### run.sh
#!/bin/bash
# the make line also repeats each setting of config.mk as NAME=value (left out here)
make -C /OpenROAD-flow-scripts/flow DESIGN_CONFIG=/design/flow/config.mk WORK_HOME=/design/flow/orfs CLKGATE_MAP_FILE= finish
### config.mk
export PLATFORM = sky130hd
export DESIGN_NAME = mac_unit
export DESIGN_NICKNAME = mac_unit
export VERILOG_FILES = /design/flow/design.v
export SDC_FILE = /design/flow/constraint.sdc
export NUM_CORES = 4
export LEC_CHECK = 0
export ABC_AREA = 1
export CAP_MARGIN = 35
export CORE_ASPECT_RATIO = 1.49
export CORE_MARGIN = 2
export CORE_UTILIZATION = 25
export CTS_CLUSTER_DIAMETER = 310
export CTS_CLUSTER_SIZE = 48
export PLACE_DENSITY = 0.82
export SLEW_MARGIN = 20
### constraint.sdc
create_clock -name core_clock -period 13.5 [get_ports {clk}]
set_input_delay 2.7000 -clock core_clock [delete_from_list [all_inputs] [get_ports {clk}]]
set_output_delay 2.7000 -clock core_clock [all_outputs]
set_load 0.01 [all_outputs]
### design.v
module full_adder(input a,b,cin,
                  output sum,co);
assign sum=a^b^cin;
assign co=((a&b)||(b&cin)||(cin&a));                 
endmodule
module half_adder(input a,
                  input b,
                  output sum,
                  output carry);
assign sum=a^b;
assign carry=a&b;
endmodule
module mux2_1(input a,b,sel,
              output y);
assign y=sel?b:a;
endmodule
module adder_4bit(input [3:0]a,b,
                  input cin,
                  output [3:0]sum,
                  output co);
wire s1,c1,s2,c2,s3,c3,s4,s11,s44,c4,c11,s22,c22,s33,c33,c44;
full_adder f1(a[0],b[0],1'b0,s1,c1);
full_adder f2(a[1],b[1],c1,s2,c2);
full_adder f3(a[2],b[2],c2,s3,c3);
full_adder f4(a[3],b[3],c3,s4,c4);
full_adder f5(a[0],b[0],1'b1,s11,c11);
full_adder f6(a[1],b[1],c11,s22,c22);
full_adder f7(a[2],b[2],c22,s33,c33);
full_adder f8(a[3],b[3],c33,s44,c44);
mux2_1 m1(s1,s11,cin,sum[0]);
mux2_1 m2(s2,s22,cin,sum[1]);
mux2_1 m3(s3,s33,cin,sum[2]);
mux2_1 m4(s4,s44,cin,sum[3]);
mux2_1 m5(c4,c44,cin,co);
endmodule
module adder_6bit(input [5:0]a,b,
                  input cin,
                  output [5:0]sum,
                  output co);
wire s1,s2,s3,s4,s5,s6,c1,c2,c3,c4,c5,c6;
wire s11,s22,s33,s44,s55,s66,c11,c22,c33,c44,c55,c66;
full_adder f1(a[0],b[0],1'b0,s1,c1);
full_adder f2(a[1],b[1],c1,s2,c2);
full_adder f3(a[2],b[2],c2,s3,c3);
full_adder f4(a[3],b[3],c3,s4,c4);
full_adder f5(a[4],b[4],c4,s5,c5);
full_adder f6(a[5],b[5],c5,s6,c6);
full_adder f7(a[0],b[0],1'b1,s11,c11);
full_adder f8(a[1],b[1],c11,s22,c22);
full_adder f9(a[2],b[2],c22,s33,c33);
full_adder f10(a[3],b[3],c33,s44,c44);
full_adder f11(a[4],b[4],c44,s55,c55);
full_adder f12(a[5],b[5],c55,s66,c66);
mux2_1 m1(s1,s11,cin,sum[0]);
mux2_1 m2(s2,s22,cin,sum[1]);
mux2_1 m3(s3,s33,cin,sum[2]);
mux2_1 m4(s4,s44,cin,sum[3]);
mux2_1 m5(s5,s55,cin,sum[4]);
mux2_1 m6(s6,s66,cin,sum[5]);
mux2_1 m7(c6,c66,cin,co);
endmodule
module adder_8bit(input [7:0] a,b,
                   input cin,
                   output [7:0] sum,
                   output co);
wire s1,s2,s3,s4,s5,s6,s7,s8,c1,c2,c3,c4,c5,c6,c7,c8;
wire s11,s22,s33,s44,s55,s66,s77,s88,c11,c22,c33,c44,c55,c66,c77,c88;
full_adder f10(a[0],b[0],1'b0,s1,c1);
full_adder f20(a[1],b[1],c1,s2,c2);
full_adder f30(a[2],b[2],c2,s3,c3);
full_adder f40(a[3],b[3],c3,s4,c4);
full_adder f50(a[4],b[4],c4,s5,c5);
full_adder f60(a[5],b[5],c5,s6,c6);
full_adder f70(a[6],b[6],c6,s7,c7);
full_adder f80(a[7],b[7],c7,s8,c8);
full_adder f11(a[0],b[0],1'b1,s11,c11);
full_adder f22(a[1],b[1],c11,s22,c22);
full_adder f33(a[2],b[2],c22,s33,c33);
full_adder f44(a[3],b[3],c33,s44,c44);
full_adder f55(a[4],b[4],c44,s55,c55);
full_adder f66(a[5],b[5],c55,s66,c66);
full_adder f77(a[6],b[6],c66,s77,c77);
full_adder f88(a[7],b[7],c77,s88,c88);
mux2_1 m1(s1,s11,cin,sum[0]);
mux2_1 m2(s2,s22,cin,sum[1]);
mux2_1 m3(s3,s33,cin,sum[2]);
mux2_1 m4(s4,s44,cin,sum[3]);
mux2_1 m5(s5,s55,cin,sum[4]);
mux2_1 m6(s6,s66,cin,sum[5]);
mux2_1 m7(s7,s77,cin,sum[6]);
mux2_1 m8(s8,s88,cin,sum[7]);
mux2_1 m9(c8,c88,cin,co);
endmodule
module adder_12bit(input [11:0] a,b,
                   input cin,
                   output [11:0] sum,
                   output co);
wire s1,s2,s3,s4,s5,s6,s7,s8,s9,s10,s11a,s12,c1,c2,c3,c4,c5,c6,c7,c8,c9,c10,c11a,c12;
wire s11,s22,s33,s44,s55,s66,s77,s88,s99,s1010,s1111,s1212;
wire c11,c22,c33,c44,c55,c66,c77,c88,c99,c1010,c1111,c1212;
full_adder f10(a[0],b[0],1'b0,s1,c1);
full_adder f20(a[1],b[1],c1,s2,c2);
full_adder f30(a[2],b[2],c2,s3,c3);
full_adder f40(a[3],b[3],c3,s4,c4);
full_adder f50(a[4],b[4],c4,s5,c5);
full_adder f60(a[5],b[5],c5,s6,c6);
full_adder f70(a[6],b[6],c6,s7,c7);
full_adder f80(a[7],b[7],c7,s8,c8);
full_adder f90(a[8],b[8],c8,s9,c9);
full_adder f100(a[9],b[9],c9,s10,c10);
full_adder f110(a[10],b[10],c10,s11a,c11a);
full_adder f120(a[11],b[11],c11a,s12,c12);
full_adder f11(a[0],b[0],1'b1,s11,c11);
full_adder f22(a[1],b[1],c11,s22,c22);
full_adder f33(a[2],b[2],c22,s33,c33);
full_adder f44(a[3],b[3],c33,s44,c44);
full_adder f55(a[4],b[4],c44,s55,c55);
full_adder f66(a[5],b[5],c55,s66,c66);
full_adder f77(a[6],b[6],c66,s77,c77);
full_adder f88(a[7],b[7],c77,s88,c88);
full_adder f99(a[8],b[8],c88,s99,c99);
full_adder f1010(a[9],b[9],c99,s1010,c1010);
full_adder f1111(a[10],b[10],c1010,s1111,c1111);
full_adder f1212(a[11],b[11],c1111,s1212,c1212);
mux2_1 m1(s1,s11,cin,sum[0]);
mux2_1 m2(s2,s22,cin,sum[1]);
mux2_1 m3(s3,s33,cin,sum[2]);
mux2_1 m4(s4,s44,cin,sum[3]);
mux2_1 m5(s5,s55,cin,sum[4]);
mux2_1 m6(s6,s66,cin,sum[5]);
mux2_1 m7(s7,s77,cin,sum[6]);
mux2_1 m8(s8,s88,cin,sum[7]);
mux2_1 m9(s9,s99,cin,sum[8]);
mux2_1 m10(s10,s1010,cin,sum[9]);
mux2_1 m11(s11a,s1111,cin,sum[10]);
mux2_1 m12(s12,s1212,cin,sum[11]);
mux2_1 m13(c12,c1212,cin,co);
endmodule
module adder_16bit(input [15:0] a,b,
                   input cin,
                   output [15:0] sum,
                   output co);
wire s1,s2,s3,s4,s5,s6,s7,s8,s9,s10,s11a,s12,s13,s14,s15,s16;
wire c1,c2,c3,c4,c5,c6,c7,c8,c9,c10,c11a,c12,c13,c14,c15,c16;
wire s11,s22,s33,s44,s55,s66,s77,s88,s99,s1010,s1111,s1212,s1313,s1414,s1515,s1616;
wire c11,c22,c33,c44,c55,c66,c77,c88,c99,c1010,c1111,c1212,c1313,c1414,c1515,c1616;
full_adder f10(a[0],b[0],1'b0,s1,c1);
full_adder f20(a[1],b[1],c1,s2,c2);
full_adder f30(a[2],b[2],c2,s3,c3);
full_adder f40(a[3],b[3],c3,s4,c4);
full_adder f50(a[4],b[4],c4,s5,c5);
full_adder f60(a[5],b[5],c5,s6,c6);
full_adder f70(a[6],b[6],c6,s7,c7);
full_adder f80(a[7],b[7],c7,s8,c8);
full_adder f90(a[8],b[8],c8,s9,c9);
full_adder f100(a[9],b[9],c9,s10,c10);
full_adder f110(a[10],b[10],c10,s11a,c11a);
full_adder f120(a[11],b[11],c11a,s12,c12);
full_adder f130(a[12],b[12],c12,s13,c13);
full_adder f140(a[13],b[13],c13,s14,c14);
full_adder f150(a[14],b[14],c14,s15,c15);
full_adder f160(a[15],b[15],c15,s16,c16);
full_adder f11(a[0],b[0],1'b1,s11,c11);
full_adder f22(a[1],b[1],c11,s22,c22);
full_adder f33(a[2],b[2],c22,s33,c33);
full_adder f44(a[3],b[3],c33,s44,c44);
full_adder f55(a[4],b[4],c44,s55,c55);
full_adder f66(a[5],b[5],c55,s66,c66);
full_adder f77(a[6],b[6],c66,s77,c77);
full_adder f88(a[7],b[7],c77,s88,c88);
full_adder f99(a[8],b[8],c88,s99,c99);
full_adder f1010(a[9],b[9],c99,s1010,c1010);
full_adder f1111(a[10],b[10],c1010,s1111,c1111);
full_adder f1212(a[11],b[11],c1111,s1212,c1212);
full_adder f1313(a[12],b[12],c1212,s1313,c1313);
full_adder f1414(a[13],b[13],c1313,s1414,c1414);
full_adder f1515(a[14],b[14],c1414,s1515,c1515);
full_adder f1616(a[15],b[15],c1515,s1616,c1616);
mux2_1 m1(s1,s11,cin,sum[0]);
mux2_1 m2(s2,s22,cin,sum[1]);
mux2_1 m3(s3,s33,cin,sum[2]);
mux2_1 m4(s4,s44,cin,sum[3]);
mux2_1 m5(s5,s55,cin,sum[4]);
mux2_1 m6(s6,s66,cin,sum[5]);
mux2_1 m7(s7,s77,cin,sum[6]);
mux2_1 m8(s8,s88,cin,sum[7]);
mux2_1 m9(s9,s99,cin,sum[8]);
mux2_1 m10(s10,s1010,cin,sum[9]);
mux2_1 m11(s11a,s1111,cin,sum[10]);
mux2_1 m12(s12,s1212,cin,sum[11]);
mux2_1 m13(s13,s1313,cin,sum[12]);
mux2_1 m14(s14,s1414,cin,sum[13]);
mux2_1 m15(s15,s1515,cin,sum[14]);
mux2_1 m16(s16,s1616,cin,sum[15]);
mux2_1 m17(c16,c1616,cin,co);
endmodule
module adder_24bit(input [23:0] a,b,
                   input cin,
                   output [23:0] sum,
                   output co);
wire s1,s2,s3,s4,s5,s6,s7,s8,s9,s10,s11a,s12;
wire s13,s14,s15,s16,s17,s18,s19,s20,s21,s222,s23,s24;
wire c1,c2,c3,c4,c5,c6,c7,c8,c9,c10,c11a,c12;
wire c13,c14,c15,c16,c17,c18,c19,c20,c21,c222,c23,c24;
wire s11,s22,s33,s44,s55,s66,s77,s88,s99,s1010,s1111,s1212;
wire s1313,s1414,s1515,s1616,s1717,s1818,s1919,s2020,s2121,s2222,s2323,s2424;
wire c11,c22,c33,c44,c55,c66,c77,c88,c99,c1010,c1111,c1212;
wire c1313,c1414,c1515,c1616,c1717,c1818,c1919,c2020,c2121,c2222,c2323,c2424;
full_adder f10(a[0],b[0],1'b0,s1,c1);
full_adder f20(a[1],b[1],c1,s2,c2);
full_adder f30(a[2],b[2],c2,s3,c3);
full_adder f40(a[3],b[3],c3,s4,c4);
full_adder f50(a[4],b[4],c4,s5,c5);
full_adder f60(a[5],b[5],c5,s6,c6);
full_adder f70(a[6],b[6],c6,s7,c7);
full_adder f80(a[7],b[7],c7,s8,c8);
full_adder f90(a[8],b[8],c8,s9,c9);
full_adder f100(a[9],b[9],c9,s10,c10);
full_adder f110(a[10],b[10],c10,s11a,c11a);
full_adder f120(a[11],b[11],c11a,s12,c12);
full_adder f130(a[12],b[12],c12,s13,c13);
full_adder f140(a[13],b[13],c13,s14,c14);
full_adder f150(a[14],b[14],c14,s15,c15);
full_adder f160(a[15],b[15],c15,s16,c16);
full_adder f170(a[16],b[16],c16,s17,c17);
full_adder f180(a[17],b[17],c17,s18,c18);
full_adder f190(a[18],b[18],c18,s19,c19);
full_adder f200(a[19],b[19],c19,s20,c20);
full_adder f210(a[20],b[20],c20,s21,c21);
full_adder f220(a[21],b[21],c21,s222,c222);
full_adder f230(a[22],b[22],c222,s23,c23);
full_adder f240(a[23],b[23],c23,s24,c24);
full_adder f11(a[0],b[0],1'b1,s11,c11);
full_adder f22(a[1],b[1],c11,s22,c22);
full_adder f33(a[2],b[2],c22,s33,c33);
full_adder f44(a[3],b[3],c33,s44,c44);
full_adder f55(a[4],b[4],c44,s55,c55);
full_adder f66(a[5],b[5],c55,s66,c66);
full_adder f77(a[6],b[6],c66,s77,c77);
full_adder f88(a[7],b[7],c77,s88,c88);
full_adder f99(a[8],b[8],c88,s99,c99);
full_adder f1010(a[9],b[9],c99,s1010,c1010);
full_adder f1111(a[10],b[10],c1010,s1111,c1111);
full_adder f1212(a[11],b[11],c1111,s1212,c1212);
full_adder f1313(a[12],b[12],c1212,s1313,c1313);
full_adder f1414(a[13],b[13],c1313,s1414,c1414);
full_adder f1515(a[14],b[14],c1414,s1515,c1515);
full_adder f1616(a[15],b[15],c1515,s1616,c1616);
full_adder f1717(a[16],b[16],c1616,s1717,c1717);
full_adder f1818(a[17],b[17],c1717,s1818,c1818);
full_adder f1919(a[18],b[18],c1818,s1919,c1919);
full_adder f2020(a[19],b[19],c1919,s2020,c2020);
full_adder f2121(a[20],b[20],c2020,s2121,c2121);
full_adder f2222(a[21],b[21],c2121,s2222,c2222);
full_adder f2323(a[22],b[22],c2222,s2323,c2323);
full_adder f2424(a[23],b[23],c2323,s2424,c2424);
mux2_1 m1(s1,s11,cin,sum[0]);
mux2_1 m2(s2,s22,cin,sum[1]);
mux2_1 m3(s3,s33,cin,sum[2]);
mux2_1 m4(s4,s44,cin,sum[3]);
mux2_1 m5(s5,s55,cin,sum[4]);
mux2_1 m6(s6,s66,cin,sum[5]);
mux2_1 m7(s7,s77,cin,sum[6]);
mux2_1 m8(s8,s88,cin,sum[7]);
mux2_1 m9(s9,s99,cin,sum[8]);
mux2_1 m10(s10,s1010,cin,sum[9]);
mux2_1 m11(s11a,s1111,cin,sum[10]);
mux2_1 m12(s12,s1212,cin,sum[11]);
mux2_1 m13(s13,s1313,cin,sum[12]);
mux2_1 m14(s14,s1414,cin,sum[13]);
mux2_1 m15(s15,s1515,cin,sum[14]);
mux2_1 m16(s16,s1616,cin,sum[15]);
mux2_1 m17(s17,s1717,cin,sum[16]);
mux2_1 m18(s18,s1818,cin,sum[17]);
mux2_1 m19(s19,s1919,cin,sum[18]);
mux2_1 m20(s20,s2020,cin,sum[19]);
mux2_1 m21(s21,s2121,cin,sum[20]);
mux2_1 m22(s222,s2222,cin,sum[21]);
mux2_1 m23(s23,s2323,cin,sum[22]);
mux2_1 m24(s24,s2424,cin,sum[23]);
mux2_1 m25(c24,c2424,cin,co);
endmodule
module mul_2x2(input clk,
               input [1:0]a,b,
               output [3:0]out);           
reg [1:0]clk_a,clk_b;
wire [3:0]temp;
always @(posedge clk)
 begin
  clk_a<=a;
  clk_b<=b;
 end
assign out[0]=clk_a[0]&clk_b[0];
assign temp[0]=clk_a[0]&clk_b[1];
assign temp[1]=clk_a[1]&clk_b[0];
assign temp[2]=clk_a[1]&clk_b[1];
half_adder h1(temp[0],temp[1],out[1],temp[3]);
half_adder h2(temp[3],temp[2],out[2],out[3]);
endmodule
module mul_4x4(input clk,
               input [3:0]a,
               input [3:0]b,
               output [7:0]c);
wire [3:0]q0,q1,q2,q3,q4;
wire [5:0]q5,q6;		
wire [3:0]temp1;
wire [5:0]temp2,temp3,temp4;
reg [3:0]clk_a,clk_b;
always @(posedge clk)
begin
 clk_a<=a;
 clk_b<=b;
end
mul_2x2 m1(clk,clk_a[1:0],clk_b[1:0],q0[3:0]);
mul_2x2 m2(clk,clk_a[3:2],clk_b[1:0],q1[3:0]);
mul_2x2 m3(clk,clk_a[1:0],clk_b[3:2],q2[3:0]);
mul_2x2 m4(clk,clk_a[3:2],clk_b[3:2],q3[3:0]);
assign temp1 ={2'b00,q0[3:2]};
adder_4bit a1(q1[3:0],temp1,1'b0,q4,);
assign temp2 ={2'b00,q2[3:0]};
assign temp3 ={q3[3:0],2'b00};
adder_6bit a2(temp2,temp3,1'b0,q5,);
assign temp4={2'b00,q4[3:0]};
adder_6bit a3(temp4,q5,1'b0,q6,);
assign c[1:0]=q0[1:0];
assign c[7:2]=q6[5:0];
endmodule
module mul_8x8(input clk,
               input [7:0] a,b,
               output [15:0]c);
wire [7:0]q0,q1,q2,q3,q4;
wire [11:0]q5,q6;	
wire [7:0]temp1;
wire [11:0]temp2,temp3,temp4;
reg [7:0]clk_a,clk_b;
always @(posedge clk)
begin
 clk_a<=a;
 clk_b<=b;
end
mul_4x4 mu1(clk,clk_a[3:0],clk_b[3:0],q0[7:0]);
mul_4x4 mu2(clk,clk_a[7:4],clk_b[3:0],q1[7:0]);
mul_4x4 mu3(clk,clk_a[3:0],clk_b[7:4],q2[7:0]);
mul_4x4 mu4(clk,clk_a[7:4],clk_b[7:4],q3[7:0]);
assign temp1 ={4'b0000,q0[7:4]};
adder_8bit a1(q1[7:0],temp1,1'b0,q4,);
assign temp2 ={4'b0000,q2[7:0]};
assign temp3 ={q3[7:0],4'b0000};
adder_12bit a2(temp2,temp3,1'b0,q5,);
assign temp4={4'b0000,q4[7:0]};
adder_12bit a3(temp4,q5,1'b0,q6,);
assign c[3:0]=q0[3:0];
assign c[15:4]=q6[11:0];
endmodule    
module mul_16x16(input clk,
		         input [15:0]a,
                 input [15:0]b,
                 output [31:0]c);
reg [15:0]clk_a,clk_b;
wire [15:0]q0,q1,q2,q3,q4;	
wire [15:0]temp1;
wire [23:0]temp2,temp3,temp4;
wire [23:0]q5,q6;
always @(posedge clk)
 begin
  clk_a<=a;
  clk_b<=b;
 end
mul_8x8 m1(clk,clk_a[7:0],clk_b[7:0],q0[15:0]);
mul_8x8 m2(clk,clk_a[15:8],clk_b[7:0],q1[15:0]);
mul_8x8 m3(clk,clk_a[7:0],clk_b[15:8],q2[15:0]);
mul_8x8 m4(clk,clk_a[15:8],clk_b[15:8],q3[15:0]);
assign temp1 ={8'b0,q0[15:8]};
adder_16bit a1(q1[15:0],temp1,1'b0,q4,);
assign temp2 ={8'b0,q2[15:0]};
assign temp3 ={q3[15:0],8'b0};
adder_24bit a2(temp2,temp3,1'b0,q5,);
assign temp4={8'b0,q4[15:0]};
adder_24bit a3(temp4,q5,1'b0,q6,);
assign c[7:0]=q0[7:0];
assign c[31:8]=q6[23:0];
endmodule
module accumulator(input clk,en,clr,
                   input [31:0]a,
                   output [39:0]c);
reg [39:0]acc;
always @(posedge clk)
 begin
  if (clr)
   acc <= 40'b0;
  else if (en)
  begin 
   acc <= acc + {8'b0,a};
  end
 end
assign c = acc;
endmodule
module mac_unit(input clk,en,clr,
                input [15:0]a,b,
                output [39:0]c);
wire [31:0]temp1;
mul_16x16 m1(clk,a,b,temp1);
accumulator a1(clk,en,clr,temp1,c);
endmodule
==> impl_metrics.env, run 1 <==
# physical design summary
export IMPL_die_x_um=219
export IMPL_path_depth=58
export IMPL_rows=117
export IMPL_first_pass_iters=9
export IMPL_port_buffers=74
export IMPL_yosys_warnings=5
export IMPL_synthCells=2257
export IMPL_hp_start="m1.m4.mu4.clk_a[2]$_DFF_P_"
export IMPL_cp_required_ns=13.87
export IMPL_fp_util_pct=25.2
export IMPL_syn_avg_cell_area_um2=7.62
export IMPL_fin_crit_sh_pct=101
export IMPL_diodes=0
export IMPL_grt_max_degree=66
export IMPL_grt_pass1_wl_um=71800
export IMPL_area_leaders="fa_1 23%, dfxtp_1 20%, ha_1 19%"
export IMPL_r2r_end="a1.acc[38]$_SDFFE_PP0P_"
export IMPL_slowest_stage="fa_1"
export IMPL_cts_sinks=168
export IMPL_edf_count=0
export IMPL_crit_family="adder cells"
export IMPL_fin_skew_ns=0.0165
export IMPL_ff_type="dfxtp_1"
export IMPL_syn_to_final_growth_pct=16.3
export IMPL_die_area_um2=71000
export IMPL_r2r_start="m1.m2.mu2.m1.clk_b[1]$_DFF_P_"
export IMPL_yosysTopAreaCellShare_pct=22.6
export IMPL_synth_most_common_cell="inv_1"
export IMPL_r2r_cells=58
export IMPL_chipHeight_um=324
export IMPL_final_setup_viol_count=3
export IMPL_hold_class="flip-flop to flip-flop"
export IMPL_reg2reg_setup_slack_ns=-0.09
export IMPL_async_flop_share_pct=0
export IMPL_rsz0062_at_grt="yes"
export IMPL_cts_root_buf="clkbuf_16"
export IMPL_cts_tree="done"
export IMPL_drcViolationCount=0
export IMPL_fmax_mhz=73.6
export IMPL_slowest_delay_ns=0.53
export IMPL_cap_viol_max_count=0
export IMPL_path_buffers=8
export IMPL_crit_fanout=4
export IMPL_max_slew_margin_rel_pct=50.1
export IMPL_worstHoldPathCells=0
export IMPL_boundaryPins=75
export IMPL_status="complete, but fails checks"
export IMPL_drv_slew=0
export IMPL_fin_ws_ns=-0.0902
export IMPL_warning_count=27
export IMPL_nets=2803
export IMPL_critPathLaunchType="flip-flop"
export IMPL_yosys_stat_chipArea_um2=17200
export IMPL_top_logic_kind="adder cells"
export IMPL_final_core_util_pct=29.3
export IMPL_place_gp_congestion=0.970
export IMPL_cts_buffer_depth=2
export IMPL_route_vias_total=13408
export IMPL_clkLatencyLatePin_ns=0.47
export IMPL_cp_startpoint="m1.m2.mu2.m1.clk_b[1]$_DFF_P_"
export IMPL_synth_area_um2=17200
export IMPL_min_to="m1.m2.mu2.m2.clk_a[0]$_DFF_P_"
export IMPL_aoi_share_pct=2.39
export IMPL_routed_wl_um=44200
export IMPL_worst_setup_path_end_kind="flip-flop"
export IMPL_crit_end="a1.acc[38]$_SDFFE_PP0P_"
export IMPL_viasPerCell=4.17
export IMPL_postCtsSetupBuffers=0
export IMPL_cp_common_cell="fa_2"
export IMPL_overflow=0
export IMPL_path_class="flip-flop to flip-flop"
export IMPL_synth_seq_share_pct=19.5
export IMPL_ant_nets=0
export IMPL_hold_viol_final=0
export IMPL_fp_nets=2750
export IMPL_antenna_found_initial=1
export IMPL_cts_made_buffers=17
export IMPL_htreeDepth=4
export IMPL_place_worst_setup_slack_ns=-0.580
export IMPL_synth_top_cell_by_area="fa_1"
export IMPL_ys_flops=168
export IMPL_grt_pass1_vias=14219
export IMPL_ys_sh_adder_pct=41.8
export IMPL_path_clk_slew_ns=0.08
export IMPL_grtUsageTotal_pct=13.1
export IMPL_ys_cells=2257
export IMPL_so_faults="negative setup slack"
export IMPL_cp_arrival_ns=13.96
export IMPL_common_cells="692 x inv_1, 524 x nand2_1, 264 x ha_1"
export IMPL_period_minus_slack_ns=13.59
export IMPL_post_dp_hpwl_um=35600
export IMPL_core_area_um2=68200
export IMPL_ys_types=34
export IMPL_wl_per_cell_um=13.8
export IMPL_simple_gate_share_pct=17.2
export IMPL_xor_share_pct=2.29
export IMPL_ys_sh_mux_pct=0
export IMPL_fillCellCount=7158
export IMPL_setup_tns_ns=-0.144
export IMPL_tightest_slew_ns=0.748
export IMPL_drtIter0Drc=616
stage by stage:
step | instances | hold WS (ns) | cell area [um2]
after floorplan | 2257 | 0.310 | 17300
after global placement | 3183 | 0.312 | 19100
after detailed placement | 3183 | 0.312 | 19100
after CTS | 3215 | 0.318 | 19900
after global routing | 3215 | 0.321 | 20000
final | 3215 | 0.312 | 20000
cell type report:
class | count | area [um2] | share of cell area [%]
well taps | 892 | 1120 | 5.58
repair buffers | 110 | 1010 | 5.05
inverters | 695 | 2610 | 13.0
clock inverters | 12 | 125 | 0.625
multi-input cells | 1318 | 11300 | 56.7
flip-flops and latches | 168 | 3370 | 16.8
clock buffers | 20 | 447 | 2.23
per-layer routing:
layer / vias to the layer above / GRT usage (%) / share of wire, %
li1: 6558 / - / -
met1: 6317 / 13.9 / 38
met2: 392 / 23.0 / 50
met3: 139 / 3.00 / 6.2
met4: 2 / 8.68 / 6.3
met5: - / 0 / 0.029
what timing repair did:
item / in CTS / in global routing
pin swaps: 25 / 14
hold buffers: 0 / 0
setup endpoints to repair: 10 / 11
resized: 49 / 39
==> run 2: changes to the inputs <==
- ABC_AREA: 1 -> 0
- CAP_MARGIN: 35 -> 25
- CELL_PAD_IN_SITES_DETAIL_PLACEMENT: not set -> 1
- CELL_PAD_IN_SITES_GLOBAL_PLACEMENT: not set -> 1
- CORE_ASPECT_RATIO: 1.49 -> not set
- CORE_UTILIZATION: 25 -> 40
- CTS_CLUSTER_DIAMETER: 310 -> not set
- CTS_CLUSTER_SIZE: 48 -> 34
- GPL_ROUTABILITY_DRIVEN: not set -> 0
- MAX_ROUTING_LAYER: not set -> met4
- PLACE_DENSITY: 0.82 -> 0.63
- SETUP_SLACK_MARGIN: not set -> -0.46
- TNS_END_PERCENT: not set -> 5
- clock period: 13.5 -> 7.58 ns (I/O delays scaled with it)
==> run 2 against run 1 <==
  * Still fails the layout checks on negative setup slack
  * Global-route usage rose by 7.8 points
  * Clock-buffer cell count is 2 lower
  * Cell count fell by 29%
  * Maximum frequency is 1.2% higher
  * Final area is 5.8% lower
  * Non-clock buffer count grew 90
  * Worst setup slack lost 5.8 ns
  * Sequential share of layout area grew 1.0 points
  * Synthesized cell count down 30%
  * Clock skew is 0.0022 ns higher
  * Sequential cell count did not move
  * Critical endpoint is now a1.acc[36]$_SDFFE_PP0P_
  * Largest cell class unchanged
==> impl_metrics.env, run 2 <==
# physical design summary
export IMPL_boundaryPins=75
export IMPL_antenna_found_initial=2
export IMPL_fmax_mhz=74.5
export IMPL_syn_avg_cell_area_um2=9.93
export IMPL_ys_sh_mux_pct=1.42
export IMPL_path_buffers=9
export IMPL_route_vias_total=10760
export IMPL_fin_skew_ns=0.0187
export IMPL_min_to="m1.m4.mu3.m1.clk_a[1]$_DFF_P_"
export IMPL_cts_made_buffers=17
export IMPL_drcViolationCount=0
export IMPL_cp_arrival_ns=13.81
export IMPL_reg2reg_setup_slack_ns=-5.85
export IMPL_drv_slew=0
export IMPL_fin_crit_sh_pct=177
export IMPL_grt_pass1_wl_um=63800
export IMPL_simple_gate_share_pct=14.4
export IMPL_path_clk_slew_ns=0.09
export IMPL_r2r_end="a1.acc[36]$_SDFFE_PP0P_"
export IMPL_hp_start="m1.m4.mu3.clk_a[1]$_DFF_P_"
export IMPL_crit_fanout=4
export IMPL_die_area_um2=40600
export IMPL_cts_buffer_depth=2
export IMPL_ys_types=56
export IMPL_crit_end="a1.acc[36]$_SDFFE_PP0P_"
export IMPL_cp_startpoint="m1.m3.mu3.m3.clk_a[0]$_DFF_P_"
export IMPL_edf_count=0
export IMPL_r2r_start="m1.m3.mu3.m3.clk_a[0]$_DFF_P_"
export IMPL_r2r_cells=51
export IMPL_ys_cells=1571
export IMPL_worstHoldPathCells=0
export IMPL_placed_cells=2240
export IMPL_fin_ws_ns=-5.85
export IMPL_ys_sh_adder_pct=46.1
export IMPL_port_buffers=74
export IMPL_rsz0062_at_grt="yes"
export IMPL_path_depth=51
export IMPL_fp_util_pct=40.4
export IMPL_synth_seq_share_pct=21.6
export IMPL_critPathLaunchType="flip-flop"
export IMPL_top_logic_kind="adder cells"
export IMPL_synthCells=1571
export IMPL_ant_nets=0
export IMPL_clkLatencyLatePin_ns=0.46
export IMPL_hold_class="flip-flop to flip-flop"
export IMPL_common_cells="313 x inv_1, 264 x ha_1, 244 x and2_1"
export IMPL_ys_flops=168
export IMPL_viasPerCell=4.73
export IMPL_ff_type="dfxtp_1"
export IMPL_grt_pass1_vias=12014
export IMPL_syn_to_final_growth_pct=20.9
export IMPL_routed_wl_um=38800
export IMPL_worst_setup_path_end_kind="flip-flop"
export IMPL_fillCellCount=4352
export IMPL_path_class="flip-flop to flip-flop"
export IMPL_tightest_slew_ns=0.507
export IMPL_cp_common_cell="fa_2"
export IMPL_slowest_delay_ns=0.53
export IMPL_period_minus_slack_ns=13.43
export IMPL_post_dp_hpwl_um=31800
export IMPL_max_slew_margin_rel_pct=66.2
export IMPL_crit_family="adder cells"
export IMPL_cap_viol_max_count=0
export IMPL_yosys_stat_chipArea_um2=15600
export IMPL_hold_viol_final=0
export IMPL_yosysTopAreaCellShare_pct=24.9
export IMPL_so_faults="negative setup slack"
export IMPL_final_setup_viol_count=30
export IMPL_core_area_um2=38600
export IMPL_warning_count=29
export IMPL_fin_cells=2274
export IMPL_synth_most_common_cell="inv_1"
export IMPL_nets=2235
export IMPL_cts_sinks=168
export IMPL_aoi_share_pct=4.39
export IMPL_yosys_warnings=5
export IMPL_first_pass_iters=4
export IMPL_xor_share_pct=3.37
export IMPL_grt_max_degree=45
export IMPL_fp_nets=2064
export IMPL_ctsHoldBuffers=0
export IMPL_die_x_um=201
export IMPL_overflow=0
export IMPL_chipHeight_um=201
export IMPL_status="complete, but fails checks"
export IMPL_synth_area_um2=15600
export IMPL_wl_per_cell_um=17.1
export IMPL_grtUsageTotal_pct=20.9
export IMPL_drtIter0Drc=228
export IMPL_cts_tree="done"
export IMPL_area_leaders="fa_1 25%, dfxtp_1 22%, ha_1 21%"
export IMPL_async_flop_share_pct=0
export IMPL_cts_root_buf="clkbuf_16"
export IMPL_final_core_util_pct=48.9
export IMPL_rows=72
export IMPL_synth_top_cell_by_area="fa_1"
export IMPL_htreeDepth=4
export IMPL_slowest_stage="fa_2"
export IMPL_cp_required_ns=7.96
## run 2: layer usage
metal | vias to the layer above | routed length (um) | track usage [%]
met3 | 36 | 855 | 2.28
li1 | 5221 | - | -
met5 | - | 0 | -
met2 | 118 | 18900 | 35.0
met1 | 5385 | 18400 | 26.9
met4 | 0 | 642 | 5.44
## run 2: layout make-up
| type | instances | area, um2 | share of cell area, % |
|---|---|---|---|
| Clock inverter | 14 | 186 | 0.989 |
| Sequential cell | 168 | 3360 | 17.8 |
| Clock buffer | 18 | 439 | 2.33 |
| Inverter | 313 | 1170 | 6.23 |
| Multi-Input combinational cell | 1042 | 11300 | 60.0 |
| Antenna cell | 1 | 2.50 | 0.0133 |
| Tap cell | 518 | 648 | 3.44 |
| Timing Repair Buffer | 200 | 1720 | 9.12 |
## run 2: what timing repair did
item / CTS / global route
buffers inserted: 0 / 0
endpoints found under the setup margin: 29 / 30
gates resized: 43 / 28
pin swaps: 7 / 3
## run 2: through the flow
| stage | worst slack (ns) | setup TNS, ns | hold slack [ns] | instance area (um2) |
|---|---|---|---|---|
| 2_1_floorplan | -5.46 | -110.35 | 0.310 | 15700 |
| 3_3_place_gp | -5.71 | -120.03 | 0.311 | 17800 |
| 3_5_place_dp | -5.89 | -125.28 | 0.313 | 17800 |
| 4_1_cts | -5.88 | -123.14 | 0.309 | 18700 |
| 5_1_grt | -6.32 | -133.75 | 0.321 | 18800 |
| 6_report | -5.85 | -121.89 | 0.312 | 18900 |
==> run 3: changes to the inputs <==
- ABC_AREA: 0 -> 1
- CAP_MARGIN: 25 -> 20
- CELL_PAD_IN_SITES_DETAIL_PLACEMENT: 1 -> not set
- CELL_PAD_IN_SITES_GLOBAL_PLACEMENT: 1 -> not set
- CORE_ASPECT_RATIO: not set -> 1.06
- CORE_UTILIZATION: 40 -> 72
- CTS_CLUSTER_DIAMETER: not set -> 218
- CTS_CLUSTER_SIZE: 34 -> 79
- GPL_ROUTABILITY_DRIVEN: 0 -> not set
- MAX_ROUTING_LAYER: met4 -> not set
- PLACE_DENSITY: 0.63 -> not set
- PLACE_DENSITY_LB_ADDON: not set -> 0.08
- SETUP_SLACK_MARGIN: -0.46 -> 2.81
- TNS_END_PERCENT: 5 -> not set
- clock period: 7.58 -> 9.68 ns (I/O delays scaled with it)
==> run 3 against run 2 <==
  * Still fails the layout checks on negative setup slack
  * Synthesized cell count is 44% higher
  * Via count is 41% higher
  * Routed wire length is 38% higher
  * Critical path type unchanged
  * Cell count is 18% higher
  * Global-route usage is 22 points higher
  * Synthesized area is 10% higher
  * Clock skew is 0.0023 ns lower
  * First-iteration DRC count went up to 6.1 times the previous value
  * Utilization is 40 points higher
==> impl_metrics.env, run 3 <==
# physical design summary
export IMPL_ant_nets=0
export IMPL_final_core_util_pct=88.8
export IMPL_r2r_end="a1.acc[33]$_SDFFE_PP0P_"
export IMPL_critPathLaunchType="flip-flop"
export IMPL_whs_ns=0.311
export IMPL_simple_gate_share_pct=17.2
export IMPL_fin_crit_sh_pct=140
export IMPL_routed_wl_um=53700
export IMPL_die_x_um=154
export IMPL_max_slew_margin_rel_pct=52.1
export IMPL_area_leaders="fa_1 23%, dfxtp_1 20%, ha_1 19%"
export IMPL_so_faults="negative setup slack"
export IMPL_yosysTopAreaCellShare_pct=22.6
export IMPL_boundaryPins=75
export IMPL_ys_sh_mux_pct=0
export IMPL_finish_instance_area_um2=20900
export IMPL_path_clk_slew_ns=0.09
export IMPL_cts_sinks=168
export IMPL_cts_root_buf="clkbuf_16"
export IMPL_grt_pass1_wl_um=81400
export IMPL_r2r_cells=59
export IMPL_route_vias_total=15149
export IMPL_warning_count=31
export IMPL_post_dp_hpwl_um=36600
export IMPL_place_gp_congestion=0.973
export IMPL_cap_viol_max_count=0
export IMPL_fin_cells=2693
export IMPL_worstHoldPathCells=0
export IMPL_synth_most_common_cell="inv_1"
export IMPL_fin_skew_ns=0.0163
export IMPL_viasPerCell=5.63
export IMPL_slowest_delay_ns=0.57
export IMPL_rows=58
export IMPL_tightest_slew_ns=0.718
export IMPL_ys_types=34
export IMPL_nets=2871
export IMPL_aoi_share_pct=2.39
export IMPL_hold_class="flip-flop to flip-flop"
export IMPL_ctsHoldBuffers=0
export IMPL_edf_count=0
export IMPL_fp_nets=2750
export IMPL_xor_share_pct=2.29
export IMPL_fp_util_pct=72.9
export IMPL_ys_cells=2257
export IMPL_chipHeight_um=163
export IMPL_synth_seq_share_pct=19.5
export IMPL_path_class="flip-flop to flip-flop"
export IMPL_ff_type="dfxtp_1"
export IMPL_yosys_stat_chipArea_um2=17200
export IMPL_drv_slew=0
export IMPL_path_depth=59
export IMPL_syn_avg_cell_area_um2=7.62
export IMPL_synthCells=2257
export IMPL_period_minus_slack_ns=13.54
export IMPL_ys_sh_adder_pct=41.8
export IMPL_core_area_um2=23600
export IMPL_final_setup_viol_count=24
export IMPL_die_area_um2=25100
export IMPL_hp_start="m1.m2.clk_a[2]$_DFF_P_"
export IMPL_wl_per_cell_um=19.9
export IMPL_port_buffers=74
export IMPL_htreeDepth=4
export IMPL_worst_setup_path_end_kind="flip-flop"
export IMPL_drcViolationCount=0
export IMPL_path_buffers=9
export IMPL_antenna_found_initial=2
export IMPL_synth_top_cell_by_area="fa_1"
export IMPL_grt_max_degree=66
export IMPL_r2r_start="m1.m3.mu3.m3.clk_a[0]$_DFF_P_"
export IMPL_top_logic_kind="adder cells"
export IMPL_cts_buffer_depth=2
export IMPL_cp_arrival_ns=13.88
export IMPL_min_to="m1.m4.mu3.clk_a[2]$_DFF_P_"
export IMPL_cp_startpoint="m1.m3.mu3.m3.clk_a[0]$_DFF_P_"
export IMPL_status="complete, but fails checks"
export IMPL_clkLatencyLatePin_ns=0.45
export IMPL_async_flop_share_pct=0
export IMPL_fin_ws_ns=-3.86
export IMPL_cp_required_ns=10.02
export IMPL_yosys_warnings=5
export IMPL_ys_flops=168
export IMPL_crit_fanout=4
export IMPL_slowest_stage="fa_2"
export IMPL_drtIter0Drc=1386
export IMPL_hold_viol_final=0
export IMPL_crit_family="adder cells"
export IMPL_cts_made_buffers=17
export IMPL_placed_cells=2636
export IMPL_syn_to_final_growth_pct=21.7
export IMPL_cts_tree="done"
export IMPL_fmax_mhz=73.9
export IMPL_grt_pass1_vias=16024
export IMPL_grtUsageTotal_pct=42.6
export IMPL_cp_common_cell="fa_2"
export IMPL_first_pass_iters=6
export IMPL_crit_end="a1.acc[33]$_SDFFE_PP0P_"
export IMPL_common_cells="692 x inv_1, 524 x nand2_1, 264 x ha_1"
export IMPL_rsz0062_at_grt="yes"
export IMPL_synth_area_um2=17200
export IMPL_overflow=0
export IMPL_reg2reg_setup_slack_ns=-3.86
export IMPL_place_area_um2=19500
## run 3: area by class of cell
class | count | area (um2)
Multi-Input combinational cell | 1318 | 12400
Timing Repair Buffer | 178 | 1580
Clock inverter | 15 | 198
Antenna cell | 2 | 5.00
Inverter | 695 | 2610
Fill cell | 1068 | 2640
Sequential cell | 168 | 3370
Clock buffer | 17 | 425
Tap cell | 300 | 375
## run 3: per-layer routing
| layer | up-vias | track usage (%) | part of all wire [%] |
|---|---|---|---|
| met4 | 0 | 32.2 | 9.0 |
| met3 | 364 | 8.20 | 8.6 |
| li1 | 6710 | - | - |
| met5 | - | 0 | 0 |
| met1 | 7061 | 46.2 | 34 |
| met2 | 1014 | 74.2 | 49 |
## run 3: metrics by stage
step / setup TNS [ns] / setup WS, ns
floorplan: -53.59 / -3.37
global placement: -55.95 / -3.46
detailed placement: -61.95 / -3.79
CTS: -63.36 / -3.82
global route: -70.73 / -4.20
finish: -64.14 / -3.86
## run 3: timing repair
| item | in CTS | in global routing |
|---|---|---|
| buffers inserted | 14 | 9 |
| resized | 112 | 91 |
| pin swaps | 82 | 75 |
| gates cloned | 0 | 0 |
| setup endpoints to repair | 31 | 31 |
==> run 4: changes to the inputs <==
- CAP_MARGIN: 20 -> 0
- CELL_PAD_IN_SITES_DETAIL_PLACEMENT: not set -> 0
- CELL_PAD_IN_SITES_GLOBAL_PLACEMENT: not set -> 0
- CORE_ASPECT_RATIO: 1.06 -> not set
- CTS_CLUSTER_DIAMETER: 218 -> 97
- CTS_CLUSTER_SIZE: 79 -> 100
- GPL_ROUTABILITY_DRIVEN: not set -> 0
- MAX_ROUTING_LAYER: not set -> met5
- PLACE_DENSITY: not set -> 0.63
- PLACE_DENSITY_LB_ADDON: 0.08 -> not set
- SETUP_SLACK_MARGIN: 2.81 -> -0.46
- clock period: 9.68 -> 12.3 ns (I/O delays scaled with it)
==> run 4 against run 3 <==
  * Still fails the layout checks on negative setup slack
  * Sequential cell count unchanged
  * Sequential share of layout area up 1.1 points
  * Clock skew rose by 0.0021 ns
  * Highest routed layer unchanged
  * Hold slack better by 0.0080 ns
  * Largest cell class unchanged
  * Routed wire length is 20% lower
  * Worst setup slack better by 2.8 ns
==> impl_metrics.env, run 4 <==
# physical design summary
export IMPL_status="complete, but fails checks"
export IMPL_so_faults="negative setup slack"
export IMPL_grt_use_met3_pct=5.47
export IMPL_fin_skew_ns=0.0185
export IMPL_period_minus_slack_ns=13.38
export IMPL_grt_busiest_layer="met2"
export IMPL_ctsHoldBuffers=0
export IMPL_synth_seq_share_pct=19.5
export IMPL_cap_viol_max_count=0
export IMPL_hold_class="flip-flop to flip-flop"
export IMPL_yosysTopAreaCellShare_pct=22.6
export IMPL_cts_made_buffers=17
export IMPL_ys_flops=168
export IMPL_drtIter0Drc=924
export IMPL_crit_family="adder cells"
export IMPL_r2r_cells=58
export IMPL_crit_end="a1.acc[38]$_SDFFE_PP0P_"
export IMPL_die_x_um=159
export IMPL_clkLatencyLatePin_ns=0.47
export IMPL_warning_count=31
export IMPL_cts_sinks=168
export IMPL_path_clk_slew_ns=0.09
export IMPL_rows=56
export IMPL_min_to="m1.m3.mu1.clk_a[1]$_DFF_P_"
export IMPL_path_class="flip-flop to flip-flop"
export IMPL_area_leaders="fa_1 23%, dfxtp_1 20%, ha_1 19%"
export IMPL_htreeDepth=4
export IMPL_aoi_share_pct=2.39
export IMPL_fmax_mhz=74.8
export IMPL_ys_sh_adder_pct=41.8
export IMPL_edf_count=0
export IMPL_final_setup_viol_count=15
export IMPL_setup_tns_ns=-9.67
export IMPL_grt_max_degree=66
export IMPL_r2r_start="m1.m2.mu2.m1.clk_b[1]$_DFF_P_"
export IMPL_diodes=0
export IMPL_crit_fanout=4
export IMPL_final_core_util_pct=83.6
export IMPL_synthCells=2257
export IMPL_common_cells="692 x inv_1, 524 x nand2_1, 264 x ha_1"
export IMPL_ff_type="dfxtp_1"
export IMPL_gr_usage_met2_pct=61.1
export IMPL_fp_util_pct=73.3
export IMPL_antenna_found_initial=0
export IMPL_path_depth=58
export IMPL_post_dp_hpwl_um=33500
export IMPL_hp_start="m1.m3.clk_a[1]$_DFF_P_"
export IMPL_core_area_um2=23500
export IMPL_worstHoldPathCells=0
export IMPL_ys_sh_mux_pct=0
export IMPL_die_area_um2=25100
export IMPL_routed_wl_um=43000
export IMPL_slowest_delay_ns=0.55
export IMPL_met1_usage_pct=44.5
export IMPL_cts_buffer_depth=2
export IMPL_critPathLaunchType="flip-flop"
export IMPL_route_vias_total=13914
export IMPL_fp_nets=2750
export IMPL_rsz0062_at_grt="yes"
export IMPL_chipHeight_um=159
export IMPL_drcViolationCount=0
export IMPL_yosys_stat_chipArea_um2=17200
export IMPL_reg2reg_setup_slack_ns=-1.08
export IMPL_ys_cells=2257
export IMPL_syn_avg_cell_area_um2=7.62
export IMPL_path_buffers=9
export IMPL_yosys_warnings=5
export IMPL_cts_tree="done"
export IMPL_simple_gate_share_pct=17.2
export IMPL_ant_nets=0
export IMPL_cp_required_ns=12.66
export IMPL_tightest_slew_ns=0.820
export IMPL_fin_cells=2670
export IMPL_synth_most_common_cell="inv_1"
export IMPL_fillCellCount=1453
export IMPL_fin_ws_ns=-1.08
export IMPL_syn_to_final_growth_pct=14.0
export IMPL_grt_pass1_vias=14057
export IMPL_fin_crit_sh_pct=109
export IMPL_synth_top_cell_by_area="fa_1"
export IMPL_max_slew_margin_rel_pct=45.3
export IMPL_cts_root_buf="clkbuf_16"
export IMPL_cp_startpoint="m1.m2.mu2.m1.clk_b[1]$_DFF_P_"
export IMPL_ys_types=34
export IMPL_drv_slew=0
export IMPL_async_flop_share_pct=0
export IMPL_placed_cells=2637
export IMPL_port_buffers=74
export IMPL_hold_viol_final=0
export IMPL_synth_area_um2=17200
export IMPL_cp_common_cell="fa_2"
export IMPL_grtUsageTotal_pct=35.9
export IMPL_overflow=0
export IMPL_grt_pass1_wl_um=68500
export IMPL_nets=2831
export IMPL_top_logic_kind="adder cells"
export IMPL_cp_arrival_ns=13.74
export IMPL_slowest_stage="fa_2"
export IMPL_first_pass_iters=6
export IMPL_wl_per_cell_um=16.1
export IMPL_worst_setup_path_end_kind="flip-flop"
export IMPL_viasPerCell=5.21
export IMPL_r2r_end="a1.acc[38]$_SDFFE_PP0P_"
export IMPL_xor_share_pct=2.29
export IMPL_boundaryPins=75
-- run 4: cell type report --
class / count / area (um2) / share of cell area [%]
Inverter: 695 / 2610 / 13.3
Multi-Input combinational cell: 1318 / 11400 / 58.0
Sequential cell: 168 / 3370 / 17.2
Timing Repair Buffer: 138 / 1220 / 6.20
Clock buffer: 17 / 425 / 2.17
Clock inverter: 15 / 216 / 1.10
Tap cell: 319 / 399 / 2.03
-- run 4: stage by stage --
step	worst slack, ns	area, um2	hold slack (ns)
4_1_cts	-1.03	19500	0.318
3_3_place_gp	-0.843	18800	0.310
3_5_place_dp	-1.11	18800	0.312
6_report	-1.08	19600	0.319
5_1_grt	-1.52	19600	0.327
2_1_floorplan	-0.752	17500	0.310
-- run 4: what timing repair did --
action	in CTS	in global routing
gates resized	9	50
setup endpoints to repair	11	15
pin swaps	7	11
buffers inserted	1	0
-- run 4: layer usage --
| metal | up-vias | wire length [um] | part of all wire (%) |
|---|---|---|---|
| met3 | 151 | 3000 | 7.0 |
| met2 | 564 | 20800 | 48 |
| met4 | 0 | 2100 | 4.9 |
| li1 | 6609 | - | - |
| met5 | - | 0 | 0 |
| met1 | 6590 | 17100 | 40 |
==> run 5: changes to the inputs <==
- ABC_AREA: 1 -> not set
- CAP_MARGIN: 0 -> 20
- CELL_PAD_IN_SITES_DETAIL_PLACEMENT: 0 -> not set
- CELL_PAD_IN_SITES_GLOBAL_PLACEMENT: 0 -> not set
- CORE_UTILIZATION: 72 -> 61
- CTS_CLUSTER_DIAMETER: 97 -> not set
- CTS_CLUSTER_SIZE: 100 -> not set
- GPL_ROUTABILITY_DRIVEN: 0 -> not set
- MAX_ROUTING_LAYER: met5 -> not set
- PLACE_DENSITY: 0.63 -> not set
- SETUP_SLACK_MARGIN: -0.46 -> 2.37
- clock period: 12.3 -> 9.71 ns (I/O delays scaled with it)
==> run 5 against run 4 <==
  * The layout still fails its checks (negative setup slack)
  * First-iteration DRC count down 37%
  * Sequential share of layout area up 0.30 points
  * Non-clock buffer count up 56
  * Cell count down 22%
  * Hold slack better by 0.010 ns
  * Final area down 1.7%
  * Worst setup slack worse by 2.3 ns
==> impl_metrics.env, run 5 <==
# physical design summary
export IMPL_fp_nets=2064
export IMPL_core_area_um2=25100
export IMPL_place_gp_congestion=0.821
export IMPL_cap_viol_max_count=0
export IMPL_ant_nets=0
export IMPL_slowest_stage="fa_2"
export IMPL_grt_pass1_vias=11358
export IMPL_common_cells="313 x inv_1, 264 x ha_1, 244 x and2_1"
export IMPL_ys_cells=1571
export IMPL_aoi_share_pct=4.39
export IMPL_r2r_cells=51
export IMPL_fmax_mhz=76.5
export IMPL_grtUsageTotal_pct=27.5
export IMPL_so_faults="negative setup slack"
export IMPL_rows=58
export IMPL_ys_sh_adder_pct=46.1
export IMPL_path_depth=51
export IMPL_area_leaders="fa_1 25%, dfxtp_1 22%, ha_1 21%"
export IMPL_antenna_found_initial=0
export IMPL_grt_max_degree=45
export IMPL_async_flop_share_pct=0
export IMPL_fin_ws_ns=-3.36
export IMPL_place_area_um2=17900
export IMPL_reg2reg_setup_slack_ns=-3.36
export IMPL_grt_pass1_wl_um=56900
export IMPL_port_buffers=74
export IMPL_hp_start="m1.clk_a[12]$_DFF_P_"
export IMPL_ys_flops=168
export IMPL_chipHeight_um=164
export IMPL_yosys_warnings=5
export IMPL_status="complete, but fails checks"
export IMPL_ys_types=56
export IMPL_path_clk_slew_ns=0.08
export IMPL_cts_tree="done"
export IMPL_fp_util_pct=62.1
export IMPL_cp_common_cell="fa_2"
export IMPL_fin_cells=2079
export IMPL_finish_instance_area_um2=19300
export IMPL_cp_startpoint="m1.m2.mu2.m1.clk_b[1]$_DFF_P_"
export IMPL_min_to="m1.m2.clk_a[4]$_DFF_P_"
export IMPL_critPathLaunchType="flip-flop"
export IMPL_slowest_delay_ns=0.56
export IMPL_rsz0062_at_grt="yes"
export IMPL_cp_required_ns=10.03
export IMPL_route_vias_total=10926
export IMPL_boundaryPins=75
export IMPL_clkLatencyLatePin_ns=0.45
export IMPL_simple_gate_share_pct=14.4
export IMPL_final_core_util_pct=76.8
export IMPL_cp_arrival_ns=13.39
export IMPL_fin_skew_ns=0.0231
export IMPL_crit_end="a1.acc[38]$_SDFFE_PP0P_"
export IMPL_drtIter0Drc=578
export IMPL_overflow=0
export IMPL_hold_viol_final=0
export IMPL_synth_seq_share_pct=21.6
export IMPL_syn_avg_cell_area_um2=9.93
export IMPL_final_setup_viol_count=24
export IMPL_yosysTopAreaCellShare_pct=24.9
export IMPL_synth_most_common_cell="inv_1"
export IMPL_worstHoldPathCells=0
export IMPL_top_logic_kind="adder cells"
export IMPL_htreeDepth=4
export IMPL_placed_cells=2032
export IMPL_tightest_slew_ns=1.06
export IMPL_xor_share_pct=3.37
export IMPL_cts_buffer_depth=2
export IMPL_cts_root_buf="clkbuf_16"
export IMPL_ys_sh_mux_pct=1.42
export IMPL_whs_ns=0.329
export IMPL_drv_slew=0
export IMPL_die_x_um=164
export IMPL_ff_type="dfxtp_1"
export IMPL_path_buffers=6
export IMPL_crit_family="adder cells"
export IMPL_first_pass_iters=5
export IMPL_synthCells=1571
export IMPL_edf_count=0
export IMPL_viasPerCell=5.26
export IMPL_yosys_stat_chipArea_um2=15600
export IMPL_max_slew_margin_rel_pct=29.1
export IMPL_hold_class="flip-flop to flip-flop"
export IMPL_warning_count=31
export IMPL_setup_tns_ns=-57.80
export IMPL_post_dp_hpwl_um=27000
export IMPL_routed_wl_um=35300
export IMPL_diodes=0
export IMPL_synth_area_um2=15600
export IMPL_path_class="flip-flop to flip-flop"
export IMPL_period_minus_slack_ns=13.07
export IMPL_r2r_end="a1.acc[38]$_SDFFE_PP0P_"
export IMPL_cts_sinks=168
export IMPL_r2r_start="m1.m2.mu2.m1.clk_b[1]$_DFF_P_"
export IMPL_wl_per_cell_um=17.0
export IMPL_drcViolationCount=0
export IMPL_cts_made_buffers=17
export IMPL_place_worst_setup_slack_ns=-3.36
export IMPL_syn_to_final_growth_pct=23.7
export IMPL_crit_fanout=4
export IMPL_nets=2229
export IMPL_die_area_um2=26900
export IMPL_fin_crit_sh_pct=135
export IMPL_synth_top_cell_by_area="fa_1"
export IMPL_worst_setup_path_end_kind="flip-flop"
run 5: layout make-up:
type,instances,area (um2)
flip-flops and latches,168,3370
fillers,1739,5830
well taps,330,413
multi-input cells,1042,11900
clock buffers,17,425
repair buffers,194,1750
clock inverters,15,214
inverters,313,1170
run 5: repair_timing:
item,4_1_cts,5_1_grt
pin swaps,36,34
gates resized,83,46
setup endpoints to repair,30,31
hold buffers,0,0
setup buffers,9,6
run 5: metal layers:
metal | share of wire, % | GRT usage, %
met5 | 0 | 0
met2 | 49 | 47.8
met4 | 2.2 | 7.74
met1 | 46 | 36.5
met3 | 3.0 | 3.26
==> run 6: changes to the inputs <==
- ABC_AREA: not set -> 1
- CAP_MARGIN: 20 -> 25
- CELL_PAD_IN_SITES_DETAIL_PLACEMENT: not set -> 0
- CELL_PAD_IN_SITES_GLOBAL_PLACEMENT: not set -> 0
- CORE_UTILIZATION: 61 -> 59
- CTS_CLUSTER_SIZE: not set -> 34
- GPL_ROUTABILITY_DRIVEN: not set -> 0
- MAX_ROUTING_LAYER: not set -> met4
- PLACE_DENSITY: not set -> 0.63
- SETUP_SLACK_MARGIN: 2.37 -> -0.46
- clock period: 9.71 -> 11.3 ns (I/O delays scaled with it)
==> run 6 against run 5 <==
  * Still fails the layout checks on negative setup slack
  * Sequential share of layout area decreased by 0.67 points
  * Worst setup slack improved by 1.4 ns
  * Hold slack got worse by 0.0081 ns
  * Largest cell class unchanged
  * Highest routed layer unchanged
==> impl_metrics.env, run 6 <==
# physical design summary
export IMPL_status="complete, but fails checks"
export IMPL_so_faults="negative setup slack"
export IMPL_cp_common_cell="fa_2"
export IMPL_xor_share_pct=2.29
export IMPL_yosys_stat_chipArea_um2=17200
export IMPL_grtUsageTotal_pct=29.7
export IMPL_ys_sh_adder_pct=41.8
export IMPL_slowest_stage="fa_1"
export IMPL_grt_max_degree=66
export IMPL_cp_arrival_ns=13.62
export IMPL_fin_ws_ns=-1.96
export IMPL_yosys_warnings=5
export IMPL_hp_start="m1.m4.mu4.clk_b[2]$_DFF_P_"
export IMPL_path_clk_slew_ns=0.08
export IMPL_tightest_slew_ns=0.722
export IMPL_common_cells="692 x inv_1, 524 x nand2_1, 264 x ha_1"
export IMPL_fmax_mhz=75.4
export IMPL_viasPerCell=4.90
export IMPL_async_flop_share_pct=0
export IMPL_slowest_delay_ns=0.52
export IMPL_fin_cells=2747
export IMPL_min_to="m1.m3.mu3.m3.clk_b[0]$_DFF_P_"
export IMPL_path_buffers=8
export IMPL_rows=62
export IMPL_fp_nets=2750
export IMPL_port_buffers=74
export IMPL_ys_types=34
export IMPL_drtIter0Drc=803
export IMPL_cp_required_ns=11.66
export IMPL_wl_met3_um=1670
export IMPL_routed_wl_um=41600
export IMPL_worstHoldPathCells=0
export IMPL_cts_tree="done"
export IMPL_crit_fanout=4
export IMPL_warning_count=31
export IMPL_critPathLaunchType="flip-flop"
export IMPL_hold_viol_final=0
export IMPL_ys_cells=2257
export IMPL_setup_tns_ns=-24.55
export IMPL_path_depth=58
export IMPL_grt_pass1_vias=13763
export IMPL_cts_made_buffers=17
export IMPL_yosysTopAreaCellShare_pct=22.6
export IMPL_first_pass_iters=5
export IMPL_die_area_um2=30500
export IMPL_crit_end="a1.acc[37]$_SDFFE_PP0P_"
export IMPL_max_slew_margin_rel_pct=51.9
export IMPL_core_area_um2=28700
export IMPL_aoi_share_pct=2.39
export IMPL_cts_sinks=168
export IMPL_boundaryPins=75
export IMPL_top_logic_kind="adder cells"
export IMPL_r2r_end="a1.acc[37]$_SDFFE_PP0P_"
export IMPL_fp_util_pct=59.9
export IMPL_post_dp_hpwl_um=34500
export IMPL_htreeDepth=4
export IMPL_path_class="flip-flop to flip-flop"
export IMPL_synth_seq_share_pct=19.5
export IMPL_area_leaders="fa_1 23%, dfxtp_1 20%, ha_1 19%"
export IMPL_die_x_um=175
export IMPL_route_vias_total=13472
export IMPL_syn_avg_cell_area_um2=7.62
export IMPL_routed_wl_met2_um=20300
export IMPL_nets=2843
export IMPL_cts_buffer_depth=2
export IMPL_dr_max_layer_used="met4"
export IMPL_r2r_cells=58
export IMPL_hold_class="flip-flop to flip-flop"
export IMPL_place_worst_setup_slack_ns=-2.08
export IMPL_worst_setup_path_end_kind="flip-flop"
export IMPL_drcViolationCount=0
export IMPL_overflow=0
export IMPL_synth_top_cell_by_area="fa_1"
export IMPL_ant_nets=0
export IMPL_placed_cells=2712
export IMPL_reg2reg_setup_slack_ns=-1.96
export IMPL_chipHeight_um=175
export IMPL_fin_crit_sh_pct=117
export IMPL_edf_count=0
export IMPL_synth_area_um2=17200
export IMPL_wl_met1_um=18100
export IMPL_wl_per_cell_um=15.2
export IMPL_diodes=0
export IMPL_rsz0062_at_grt="yes"
export IMPL_final_setup_viol_count=19
export IMPL_crit_family="adder cells"
export IMPL_grt_pass1_wl_um=68400
export IMPL_r2r_start="m1.m2.mu2.m1.clk_b[0]$_DFF_P_"
export IMPL_fin_skew_ns=0.0128
export IMPL_ff_type="dfxtp_1"
export IMPL_clkLatencyLatePin_ns=0.47
export IMPL_cp_startpoint="m1.m2.mu2.m1.clk_b[0]$_DFF_P_"
export IMPL_drv_slew=0
export IMPL_synth_most_common_cell="inv_1"
export IMPL_ys_sh_mux_pct=0
export IMPL_synthCells=2257
export IMPL_cts_root_buf="clkbuf_16"
export IMPL_cap_viol_max_count=0
export IMPL_period_minus_slack_ns=13.26
export IMPL_antenna_found_initial=0
export IMPL_syn_to_final_growth_pct=16.5
export IMPL_ys_flops=168
export IMPL_simple_gate_share_pct=17.2
-- run 6: timing repair --
item	CTS	global route
setup endpoints to repair	17	19
setup buffers	2	1
pin swaps	23	14
gates resized	34	36
hold buffers	0	0
-- run 6: layout make-up --
class | count | area [um2]
multi-input cells | 1318 | 11700
well taps | 384 | 480
inverters | 695 | 2610
repair buffers | 150 | 1310
flip-flops and latches | 168 | 3370
clock buffers | 17 | 425
fillers | 2427 | 8660
clock inverters | 15 | 180
-- run 6: per-layer routing --
metal / vias to the layer above / GRT usage [%]
met1: 6424 / 36.8
li1: 6634 / -
met3: 79 / 3.50
met5: - / -
met4: 0 / 11.7
met2: 335 / 49.9
-- run 6: metrics by stage --
stage	util [%]	hold slack (ns)	cell area, um2
3_5_place_dp	66.8	0.312	19200
5_1_grt	69.8	0.322	20000
2_1_floorplan	-	0.310	17700
4_1_cts	69.3	0.317	19900
3_3_place_gp	66.8	0.310	19200
6_report	69.8	0.321	20000
